## main
module main(clk, buttons, init_cells, leds, rgb, cols, rows);
Size: about 1100 cells after synthesis, ~80 flip-flops, roughly 88 I/O pins, ~12000 um^2 of cells after synthesis.
clock: 6.49 ns
lec_check: 0
abc_area: 0
cap_margin: 35
core_margin: 4
core_utilization: 40
gpl_timing_driven: 0
max_routing_layer: met5
place_density: 0.6
setup_slack_margin: -0.22
slew_margin: 30
tns_end_percent: 25
run.sh (not shown) runs the stock make flow with config.mk's settings and CLKGATE_MAP_FILE=.
The baseline completed with no timing, DRC or antenna violations.
Change:
- ABC_AREA: 0 -> unset
- CAP_MARGIN: 35 -> 20
- CORE_MARGIN: 4 -> 2
- CORE_UTILIZATION: 40 -> 65
- GPL_TIMING_DRIVEN: 0 -> unset
- MAX_ROUTING_LAYER: met5 -> unset
- SETUP_SLACK_MARGIN: -0.22 -> unset
- SLEW_MARGIN: 30 -> 20
- TNS_END_PERCENT: 25 -> unset
- clock period: 6.49 -> 4.52 ns (I/O delays scaled with it)
Routed wire length shrinks by about a fifth.
Worst hold slack degrades by 0.016 ns.
Final area shrinks by a few percent.
Cell count shrinks by roughly a tenth.
Setup slack degrades by 1.4 ns.
Change:
- CORE_UTILIZATION: 65 -> 70
- CTS_CLUSTER_SIZE: unset -> 41
- PLACE_DENSITY: 0.6 -> unset
- clock period: 4.52 -> 3.28 ns (I/O delays scaled with it)
=> Synthesized area does not change. Clock-buffer cell count rose by 1. Worst setup slack loses 0.66 ns. Register-to-register slack loses 1.1 ns. Cell count rose by about 3.7%. Design area rose by about 3.8%. Non-clock buffer count rose by 63.

---

main again, from the RTL that the note above started with.
==> flow/config.mk <==
export PLATFORM = sky130hd
export DESIGN_NAME = main
export DESIGN_NICKNAME = main
export VERILOG_FILES = /design/flow/design.v
export SDC_FILE = /design/flow/constraint.sdc
export NUM_CORES = 4
export LEC_CHECK = 0
export CAP_MARGIN = 15
export CELL_PAD_IN_SITES_GLOBAL_PLACEMENT = 1
export CORE_ASPECT_RATIO = 1.19
export CORE_MARGIN = 7
export CORE_UTILIZATION = 43
export GPL_ROUTABILITY_DRIVEN = 0
export GPL_TIMING_DRIVEN = 0
export PLACE_DENSITY_LB_ADDON = 0.24
export SLEW_MARGIN = 30
export TNS_END_PERCENT = 35
==> flow/constraint.sdc <==
create_clock -name core_clock -period 4.28 [get_ports {clk}]
set_input_delay 0.8560 -clock core_clock [delete_from_list [all_inputs] [get_ports {clk}]]
set_output_delay 0.8560 -clock core_clock [all_outputs]
set_load 0.01 [all_outputs]
Rerun with:
--- a/flow/config.mk
+++ b/flow/config.mk
@@ -13,5 +13,6 @@
 export GPL_ROUTABILITY_DRIVEN = 0
 export GPL_TIMING_DRIVEN = 0
+export HOLD_SLACK_MARGIN = -0.07
 export PLACE_DENSITY_LB_ADDON = 0.24
 export SLEW_MARGIN = 30
-export TNS_END_PERCENT = 35
+export TNS_END_PERCENT = 50
=>
- The new run completed with no timing, DRC or antenna violations
- area after synthesis is unchanged
- via count is unchanged
- hold slack is unchanged
- routed wire length is unchanged
- cell count does not change
- die area is unchanged
- cell area stays the same
- non-clock buffer count is unchanged
- sequential cell count is unchanged
Rerun with:
==> flow/config.mk (replaced) <==
export PLATFORM = sky130hd
export DESIGN_NAME = main
export DESIGN_NICKNAME = main
export VERILOG_FILES = /design/flow/design.v
export SDC_FILE = /design/flow/constraint.sdc
export NUM_CORES = 4
export LEC_CHECK = 0
export CAP_MARGIN = 20
export CORE_MARGIN = 2
export CORE_UTILIZATION = 64
export SLEW_MARGIN = 20
==> flow/constraint.sdc (replaced) <==
create_clock -name core_clock -period 5.42 [get_ports {clk}]
set_input_delay 1.0840 -clock core_clock [delete_from_list [all_inputs] [get_ports {clk}]]
set_output_delay 1.0840 -clock core_clock [all_outputs]
set_load 0.01 [all_outputs]
What happened: The new run passed the timing, design-rule and antenna checks. Count of clock-buffer cells in the layout fell by 5. Setup slack gains 0.80 ns. Critical path depth fell by 1. Register-to-register slack gains 1.1 ns. Via count fell slightly. Cell count fell by roughly a tenth. First-iteration DRC count fell by a quarter to a third. Wire length fell by about a fifth. Worst hold slack gains 0.012 ns.
Rerun with:
--- a/flow/config.mk
+++ b/flow/config.mk
@@ -8,4 +8,5 @@
 export CAP_MARGIN = 20
 export CORE_MARGIN = 2
-export CORE_UTILIZATION = 64
+export CORE_UTILIZATION = 40
+export PLACE_DENSITY = 0.6
 export SLEW_MARGIN = 20
==> flow/constraint.sdc (replaced) <==
create_clock -name core_clock -period 4.51 [get_ports {clk}]
set_input_delay 0.9020 -clock core_clock [delete_from_list [all_inputs] [get_ports {clk}]]
set_output_delay 0.9020 -clock core_clock [all_outputs]
set_load 0.01 [all_outputs]
Wire length climbs by 6.8%.
Worst hold slack degrades by 0.012 ns.
Utilization drops by 27 points.
Via count climbs by 0.45%.
Global-route usage drops by 8.7 points.
Worst setup slack degrades by 0.82 ns.
Cell count climbs by 12%.
Synthesized cell count stays the same.
Rerun with:
--- a/flow/config.mk
+++ b/flow/config.mk
@@ -8,5 +8,5 @@
 export CAP_MARGIN = 20
 export CORE_MARGIN = 2
-export CORE_UTILIZATION = 40
+export CORE_UTILIZATION = 70
 export PLACE_DENSITY = 0.6
 export SLEW_MARGIN = 20
What happened:
- routed wire length fell by a few percent
- first-iteration DRC count fell slightly
- via count rose slightly
- clock skew rose by 0.0038 ns
Rerun with:
--- a/flow/config.mk
+++ b/flow/config.mk
@@ -6,7 +6,8 @@
 export NUM_CORES = 4
 export LEC_CHECK = 0
-export CAP_MARGIN = 20
+export CAP_MARGIN = 10
 export CORE_MARGIN = 2
 export CORE_UTILIZATION = 70
-export PLACE_DENSITY = 0.6
+export CTS_CLUSTER_DIAMETER = 62
+export CTS_CLUSTER_SIZE = 41
 export SLEW_MARGIN = 20
==> flow/constraint.sdc (replaced) <==
create_clock -name core_clock -period 2.62 [get_ports {clk}]
set_input_delay 0.5240 -clock core_clock [delete_from_list [all_inputs] [get_ports {clk}]]
set_output_delay 0.5240 -clock core_clock [all_outputs]
set_load 0.01 [all_outputs]
Outcome: The changed run never finished: it broke off in global routing (5_1_grt) (DPL-0038). Die area is unchanged. Area after synthesis stays the same. Synthesized cell count is unchanged.
